the baseline:
==> flow/design.v <==
module finalproject(clk, rst, rows, LEDs, columns, signalout, ss1, ss2, ss3, ss4, ss5, ss6);
input [3:0] rows;  
input clk;  
input rst;  
output [9:0] LEDs;  
output [3:0] columns;  
output signalout;  
output [6:0] ss1, ss2, ss3, ss4, ss5, ss6;  
wire [31:0] countlow, counthigh;  
keypadwithtones kwt(.rows(rows), .clk(clk), .rst(rst), .LEDs(LEDs), .columns(columns), .countlow(countlow), .counthigh(counthigh));
rotatingdisplay rd(.clk(clk), .rst(rst), .ss1(ss1), .ss2(ss2), .ss3(ss3), .ss4(ss4), .ss5(ss5), .ss6(ss6));
toneprocessor tp(.clk(clk), .rst(rst), .countlow(countlow), .counthigh(counthigh), .signalout(signalout));
endmodule
module keypadwithtones(rows, clk, rst, LEDs, columns, countlow, counthigh);
input [3:0] rows; 
input clk;
input rst;
output [9:0] LEDs;
reg [9:0] LEDs;
output [3:0] columns;
reg [3:0] columns;
reg[2:0] progress, colprogress;   
reg [3:0] val1, val2;  
reg [15:0] button1, button2;  
reg [31:0] counter;  
output [31:0] countlow, counthigh;
reg [31:0] countlow, counthigh;
always @(posedge clk) begin  
if (rst) begin
LEDs = 10'b00_0000_0000;   
progress = 3'b000;  
colprogress = 3'b000;  
counter = 0;  
columns = 4'b1110;  
val1 = 4'b0000;
val2 = 4'b0000;
button1 = 16'h0000;
button2 = 16'h0000;
countlow = 1136;  
counthigh = 2272;
end else begin
case(progress) 
3'b000: begin  
case(columns)  
4'b1110: begin 
val1 = ~rows;  
button1 = val1;
columns = 4'b1101;  
end
4'b1101: begin
val1 = ~rows;  
button1 = button1 << 4;  
button1 = button1 + val1;  
columns = 4'b1011;  
end
4'b1011: begin 
val1 = ~rows;  
button1 = button1 << 4;  
button1 = button1 + val1;  
columns = 4'b0111;  
end
4'b0111: begin
val1 = ~rows;  
button1 = button1 << 4;  
button1 = button1 + val1;  
columns = 4'b1110;  
progress = 3'b001;  
end
endcase
end
3'b001: begin   
counter = counter + 1'b1;
if (counter >= 500) begin   
case(columns)  
4'b1110: begin
val2 = ~rows;
button2 = val2;
columns = 4'b1101;
end
4'b1101: begin
val2 = ~rows;
button2 = button2 << 4;
button2 = button2 + val2;
columns = 4'b1011;
end
4'b1011: begin
val2 = ~rows;
button2 = button2 << 4;
button2 = button2 + val2;
columns = 4'b0111;
end
4'b0111: begin
val2 = ~rows;
button2 = button2 << 4;
button2 = button2 + val2;
columns = 4'b1110;
counter = 0;
progress = 3'b010;
end
endcase
end
end
3'b010: begin   
if ((button1 == button2) && (button1 != 16'h0000)) begin  
case(button1)  
	16'h80: begin  
	countlow = 1136;
   counthigh = 2272;
	end
	16'h1: begin  
	LEDs = LEDs + 1'b1;
	countlow = 47755;
	counthigh = 95510;
	end
	16'h10: begin  
	LEDs = LEDs + 2'b10;
		countlow = 42565;
		counthigh = 85131;
	end
	16'h100: begin  
	LEDs = LEDs + 2'b11;
		countlow = 37921;
		counthigh = 75842;
	end
	16'h2: begin  
	LEDs = LEDs + 3'b100;
	countlow = 35803;
   counthigh = 71606;
	end
	16'h20: begin  
	LEDs = LEDs + 3'b101;
		countlow = 31888;
		counthigh = 63776;
	end
	16'h200: begin  
	LEDs = LEDs + 3'b110;
		countlow = 28409;
		counthigh = 56818;
	end
	16'h4: begin  
	LEDs = LEDs + 3'b111;
		countlow = 25390;
		counthigh = 50619;
	end
	16'h40: begin  
	LEDs = LEDs + 4'b1000;
		countlow = 23889;
		counthigh = 47778;
	end
	16'h400: begin  
	LEDs = LEDs + 4'b1001;
		countlow = 21282;
		counthigh = 42564;
	end
	16'h1000: begin  
	LEDs = LEDs + 4'b1010;
		countlow = 18960;
		counthigh = 37921;
	end
	16'h2000: begin  
	LEDs = LEDs + 4'b1011;
		countlow = 17896;
		counthigh = 35793;
	end
	16'h4000: begin  
	LEDs = LEDs + 4'b1100;
		countlow = 15943;
		counthigh = 31887;
	end
	16'h8000: begin  
	LEDs = LEDs + 4'b1101;
		countlow = 14204;
		counthigh = 28409;
	end
	16'h8: begin  
	LEDs = LEDs + 4'b1110;
		countlow = 12651;
		counthigh = 25303;
	end
	16'h800: begin  
	LEDs = LEDs + 4'b1111;
		countlow = 11944;
		counthigh = 23889;
	end
	endcase
progress = 3'b011;  
end else progress = 3'b000;  
end
3'b011: begin
counter = counter + 1'b1;
if (counter >= 5000) begin  
case(columns)  
4'b1110: begin
val2 = ~rows;
button2 = val2;
columns = 4'b1101;
end
4'b1101: begin
val2 = ~rows;
button2 = button2 << 4;
button2 = button2 + val2;
columns = 4'b1011;
end
4'b1011: begin
val2 = ~rows;
button2 = button2 << 4;
button2 = button2 + val2;
columns = 4'b0111;
end
4'b0111: begin
val2 = ~rows;
button2 = button2 << 4;
button2 = button2 + val2;
columns = 4'b1110;
counter = 0;
progress = 3'b100;
end
endcase
end
end
3'b100: begin
if (button2 == 16'h0000) begin  
progress = 3'b000;  
countlow = 1136;  
counthigh = 2272;
end else progress = 3'b011;  
end
endcase 
end
end
endmodule 
module toneprocessor(clk, rst, countlow, counthigh, signalout);
output signalout;
reg signalout;
input clk;
input rst;
input [31:0] countlow, counthigh;
reg [31:0] onesecond, mycounter;
reg [3:0] progress;
always@(posedge clk) begin
if (rst) begin
signalout=0;  
onesecond = 100000000;  
mycounter = 0;  
progress = 4'b0000;  
end else begin
case(progress)
default: begin              
			end
4'b0000: begin
	mycounter = mycounter + 1'b1;  
	if (mycounter < countlow) begin  
	signalout = 0;  
	end
	else begin
	progress = 4'b0001;  
	end
end
4'b0001: begin
	mycounter = mycounter + 1'b1;  
	if ((mycounter >= countlow) && (mycounter < counthigh)) begin 
	signalout = 1;  
	end
	else begin
	progress = 4'b0010;  
	end
end
4'b0010: begin
	mycounter = mycounter + 1'b1;  
	if (mycounter >= counthigh) begin  
	signalout = 0;  
	mycounter = 0;  
	end
	else begin
	progress = 4'b0000;  
	end
end
endcase
end
end
endmodule 
module rotatingdisplay(clk, rst, ss1, ss2, ss3, ss4, ss5, ss6);
input clk;  
input rst;
output reg [6:0] ss1, ss2, ss3, ss4, ss5, ss6;  
reg [31:0] counter;  
reg [6:0] g,e,r1,r2,i,f1,o,x,f2,a,l1,l2,two1,zero1,two2,zero2,start;  
always @(posedge clk) begin  
if (rst) begin
counter = 0;
start = 7'b0000000;
ss1 = 7'hFF;
ss2 = 7'hFF;
ss3 = 7'hFF;
ss4 = 7'hFF;
ss5 = 7'hFF;
ss6 = 7'hFF;
g = 7'b0010000;
e = 7'b0000110;
r1 = 7'b1001110;
r2 = 7'b1001110;
i = 7'b1111001;
f1 = 7'b0001110;
o = 7'b1000000;
x = 7'b0001001;
f2 = 7'b0001110;
a = 7'b0001000;
l1 = 7'b1000111;
l2 = 7'b1000111;
two1 = 7'b0100100;
zero1 = 7'b1000000;
two2 = 7'b0100100;
zero2 = 7'b1000000;
end else begin
counter = counter + 1'b1;
if (counter >= 50000) begin  
counter = 0;  
ss6 = ss5;
ss5 = ss4;
ss4 = ss3;
ss3 = ss2;
ss2 = ss1;
ss1 = g;  
start = g;
g = e;
e = r1;
r1 = r2;
r2 = i;
i = f1;
f1 = o;
o = x;
x = f2;
f2 = a;
a = l1;
l1 = l2;
l2 = two1;
two1 = zero1;
zero1 = two2;
two2 = zero2;
zero2 = start;
end
end
end
endmodule
make LEC_CHECK=0 CAP_MARGIN=20 CORE_MARGIN=2 CORE_UTILIZATION=40 CTS_CLUSTER_SIZE=36 MAX_ROUTING_LAYER=met4 SLEW_MARGIN=20 finish   # period 10.0 ns
run.sh (not shown) runs the stock make flow with config.mk's settings and CLKGATE_MAP_FILE=.
The baseline went all the way through the flow, and no timing, DRC or antenna check failed.
> inputs changed (the baseline -> the candidate)
# the baseline
export LEC_CHECK = 0
export CAP_MARGIN = 20
export CORE_MARGIN = 2
export CORE_UTILIZATION = 40
export CTS_CLUSTER_SIZE = 36
export MAX_ROUTING_LAYER = met4
export SLEW_MARGIN = 20
create_clock -name core_clock -period 10.0 [get_ports {clk}]
# the candidate
export LEC_CHECK = 0
export ABC_AREA = 1
export CAP_MARGIN = 20
export CORE_ASPECT_RATIO = 1.77
export CORE_MARGIN = 2
export CORE_UTILIZATION = 71
export PLACE_DENSITY = 0.36
export SETUP_SLACK_MARGIN = 0.6
export SLEW_MARGIN = 20
create_clock -name core_clock -period 5.08 [get_ports {clk}]
The candidate completed every stage of the flow, and the final layout passed the timing, design-rule and antenna checks. Relative to the baseline, post-layout minimum cycle time has gone down in the candidate. Sort the baseline and the candidate by delay of the slowest critical-path stage, ascending, and the candidate comes first. The candidate vs the baseline, instance count: the candidate higher. Against the baseline, the candidate reports a critical path depth that is higher. NOTE: total routing resource utilization after global routing in the candidate exceeds that of the baseline. Power share of the clock group was higher in the baseline than in the candidate. In the candidate the required time of the critical path turned out 4930 ps lower than in the baseline. Higher yosys cell count was reported by the candidate, not the baseline. Compared with the baseline, the detailed router inserted more vias in the candidate. The candidate vs. the baseline: path depth of the worst reg2reg path higher; cell row count went up by about 5.4%.


## v46
// finalproject: RTL as listed in full above, without the edits since
clock: 10.0 ns
lec_check: 0
cap_margin: 20
cell_pad_in_sites_detail_placement: 2
cell_pad_in_sites_global_placement: 1
core_margin: 5
core_utilization: 18
cts_cluster_size: 36
gpl_routability_driven: 0
gpl_timing_driven: 0
hold_slack_margin: 0.25
max_routing_layer: met4
min_routing_layer: met2
place_density_lb_addon: 0.03
slew_margin: 20
Inputs modified between v46 and v7:
==> flow/config.mk <==
export PLATFORM = sky130hd
export DESIGN_NAME = finalproject
export DESIGN_NICKNAME = finalproject
export VERILOG_FILES = /design/flow/design.v
export SDC_FILE = /design/flow/constraint.sdc
export NUM_CORES = 4
export LEC_CHECK = 0
export ABC_AREA = 1
export CAP_MARGIN = 20
export CORE_MARGIN = 2
export CORE_UTILIZATION = 70
export CTS_CLUSTER_SIZE = 39
export SLEW_MARGIN = 20
==> flow/constraint.sdc <==
create_clock -name core_clock -period 2.65 [get_ports {clk}]
set_input_delay 0.5300 -clock core_clock [delete_from_list [all_inputs] [get_ports {clk}]]
set_output_delay 0.5300 -clock core_clock [all_outputs]
set_load 0.01 [all_outputs]
- v46 completed end to end with timing, DRC and antenna clean.
- v7 completed end to end; final checks failed (negative setup slack).
- When the final numbers for v46 and v7 were put side by side, the wire length of the first global-routing pass turned out to be greater in v46.
- Sort v46 and v7 by total global-route track usage asc -> top: v46
- Higher total number of tap cells goes to v46 over v7.
- The design area in v7 was higher than what v46 gave.
- Compared to v46, v7 has final core utilization 64 points higher.
- Taking v46 over v7, the standard cell area after detailed placement ratio works out to 0.940.
- v7 — total power 0.0092 W higher, v46 as reference
- When the final numbers for v46 and v7 were put side by side, the count of non-CTS inverters in the layout turned out to be smaller in v46.
- Run comparison: v7 library cell contributing the largest single delay on the critical path sky130_fd_sc_hd__dfxtp_1; v46 library cell contributing the largest single delay on the critical path sky130_fd_sc_hd__clkbuf_1
- Sequential share of layout area came out lower on v7 than on v46.
- The higher routed via count of v46 and v7 is in v46.
- Re routed wire length: v46 and v7 aren't equal, and the lower value belongs to v7.
### v7 -> v36
--- a/flow/config.mk
+++ b/flow/config.mk
@@ -6,8 +6,7 @@
 export NUM_CORES = 4
 export LEC_CHECK = 0
-export ABC_AREA = 1
 export CAP_MARGIN = 20
 export CORE_MARGIN = 2
-export CORE_UTILIZATION = 70
-export CTS_CLUSTER_SIZE = 39
+export CORE_UTILIZATION = 40
+export SETUP_SLACK_MARGIN = -0.19
 export SLEW_MARGIN = 20
==> flow/constraint.sdc <==
create_clock -name core_clock -period 4.49 [get_ports {clk}]
set_input_delay 0.8980 -clock core_clock [delete_from_list [all_inputs] [get_ports {clk}]]
set_output_delay 0.8980 -clock core_clock [all_outputs]
set_load 0.01 [all_outputs]
[summary]
- Diff v36 and v7: data required time of the worst path higher in v36
- Min relative area change from synthesis to final layout across v36 and v7: v36
- Register-to-register slack is higher on v36
- Against v7, worst hold slack in v36 came out better.
- v36 ran to completion and came out clean on the timing, design-rule and antenna checks.
- Diff v36 and v7: switching fraction of total power higher in v7
- v36 -> v7: flip-flop count delta 0, exact match
- Side by side, synthesized-area fraction occupied by xor and xnor cells turned out higher in v36 than in v7.
- Run comparison: v7 path category of the worst min-delay check input port to flip-flop; v36 path category of the worst min-delay check flip-flop to flip-flop
- v36 vs v7, power group with the largest share: the clock network vs registers
- The lower power share of the sequential group of v36 and v7 is in v7.
- Global placement routability congestion is higher on v7
- Diff v36 and v7: global-route usage over all layers higher in v7
Modified inputs, v16 compared to v36
--- a/flow/config.mk
+++ b/flow/config.mk
@@ -6,7 +6,14 @@
 export NUM_CORES = 4
 export LEC_CHECK = 0
+export ABC_AREA = 1
 export CAP_MARGIN = 20
+export CELL_PAD_IN_SITES_DETAIL_PLACEMENT = 1
+export CELL_PAD_IN_SITES_GLOBAL_PLACEMENT = 1
+export CORE_ASPECT_RATIO = 1.92
 export CORE_MARGIN = 2
 export CORE_UTILIZATION = 40
-export SETUP_SLACK_MARGIN = -0.19
+export CTS_CLUSTER_DIAMETER = 299
+export GPL_ROUTABILITY_DRIVEN = 0
+export HOLD_SLACK_MARGIN = 0.08
+export PLACE_DENSITY = 0.49
 export SLEW_MARGIN = 20
==> flow/constraint.sdc <==
create_clock -name core_clock -period 3.09 [get_ports {clk}]
set_input_delay 0.6180 -clock core_clock [delete_from_list [all_inputs] [get_ports {clk}]]
set_output_delay 0.6180 -clock core_clock [all_outputs]
set_load 0.01 [all_outputs]
--- outcome ---
Side by side, final core area utilization turned out higher in v16 than in v36.
Taking v36 as 1.0, v16 lands at 1.11 on average routed wire per standard cell.
Cmp v16 and v36 / global-route usage / lower: v36
v16 ends up with lower share of total power in the clock network than v36 does.
v16 vs v36, layout buffer count excluding clock buffers went up by about 100%.
Shortest clock period the worst path allows after layout, v16 and v36: larger value in v36
Compared v16 vs v36, and total power is up in v16.


Starts from the design.v that is shown in full above.
Settings: LEC_CHECK=0, CAP_MARGIN=20, CORE_MARGIN=2, CORE_UTILIZATION=51, SLEW_MARGIN=20; clock period 4.49 ns.
The first run went through all stages and came out clean.
Next try:
--- a/flow/config.mk
+++ b/flow/config.mk
@@ -10 +10 @@
-export CORE_UTILIZATION = 51
+export CORE_UTILIZATION = 66
==> flow/constraint.sdc (replaced) <==
create_clock -name core_clock -period 3.32 [get_ports {clk}]
set_input_delay 0.6640 -clock core_clock [delete_from_list [all_inputs] [get_ports {clk}]]
set_output_delay 0.6640 -clock core_clock [all_outputs]
set_load 0.01 [all_outputs]
What happened: The new run finished but failed the layout checks on setup timing. Synthesized area does not change. Wire length climbs by 5.9%. Design area grows by about 7.5%. Combinational power increases by about 60%. Total power rises by about 32%. Via count increases by about 7%.
Next try:
--- a/flow/config.mk
+++ b/flow/config.mk
@@ -10 +10,5 @@
-export CORE_UTILIZATION = 66
+export CORE_UTILIZATION = 72
+export CTS_CLUSTER_DIAMETER = 362
+export CTS_CLUSTER_SIZE = 19
+export PLACE_DENSITY_LB_ADDON = 0.06
+export SETUP_SLACK_MARGIN = -0.3
==> flow/constraint.sdc (replaced) <==
create_clock -name core_clock -period 3.03 [get_ports {clk}]
set_input_delay 0.6060 -clock core_clock [delete_from_list [all_inputs] [get_ports {clk}]]
set_output_delay 0.6060 -clock core_clock [all_outputs]
set_load 0.01 [all_outputs]
Effect: The new run completed, yet does not pass: setup timing; setup slack degrades by 0.37 ns; routed wire length grows by roughly a tenth; via count grows by a few percent; combinational power grows by about a fifth; die area shrinks by a little under a tenth; register-to-register slack degrades by 0.37 ns; total power shrinks by a few percent; cell area shrinks by a few percent.
Next try:
--- a/flow/config.mk
+++ b/flow/config.mk
@@ -7,0 +8 @@
+export ABC_AREA = 1
@@ -10,5 +11 @@
-export CORE_UTILIZATION = 72
-export CTS_CLUSTER_DIAMETER = 362
-export CTS_CLUSTER_SIZE = 19
-export PLACE_DENSITY_LB_ADDON = 0.06
-export SETUP_SLACK_MARGIN = -0.3
+export CORE_UTILIZATION = 70
==> flow/constraint.sdc (replaced) <==
create_clock -name core_clock -period 2.54 [get_ports {clk}]
set_input_delay 0.5080 -clock core_clock [delete_from_list [all_inputs] [get_ports {clk}]]
set_output_delay 0.5080 -clock core_clock [all_outputs]
set_load 0.01 [all_outputs]
Outcome: With this change the flow aborted during 5_1_grt with GRT-0232. Synthesized cell count climbs by 36%. Die size climbs by about 13%. Synthesized area climbs by 10%.
Next try:
--- a/flow/config.mk
+++ b/flow/config.mk
@@ -8 +7,0 @@
-export ABC_AREA = 1
@@ -11 +10 @@
-export CORE_UTILIZATION = 70
+export CORE_UTILIZATION = 12
==> flow/constraint.sdc (replaced) <==
create_clock -name core_clock -period 12.6 [get_ports {clk}]
set_input_delay 2.5200 -clock core_clock [delete_from_list [all_inputs] [get_ports {clk}]]
set_output_delay 2.5200 -clock core_clock [all_outputs]
set_load 0.01 [all_outputs]
=> This time the run completed without violations; die size went up to 5.2 times its value; synthesized cell count is lower by 27%; area after synthesis falls by about 9%.
No activity file was given, so power comes from the tool's default toggle rates.
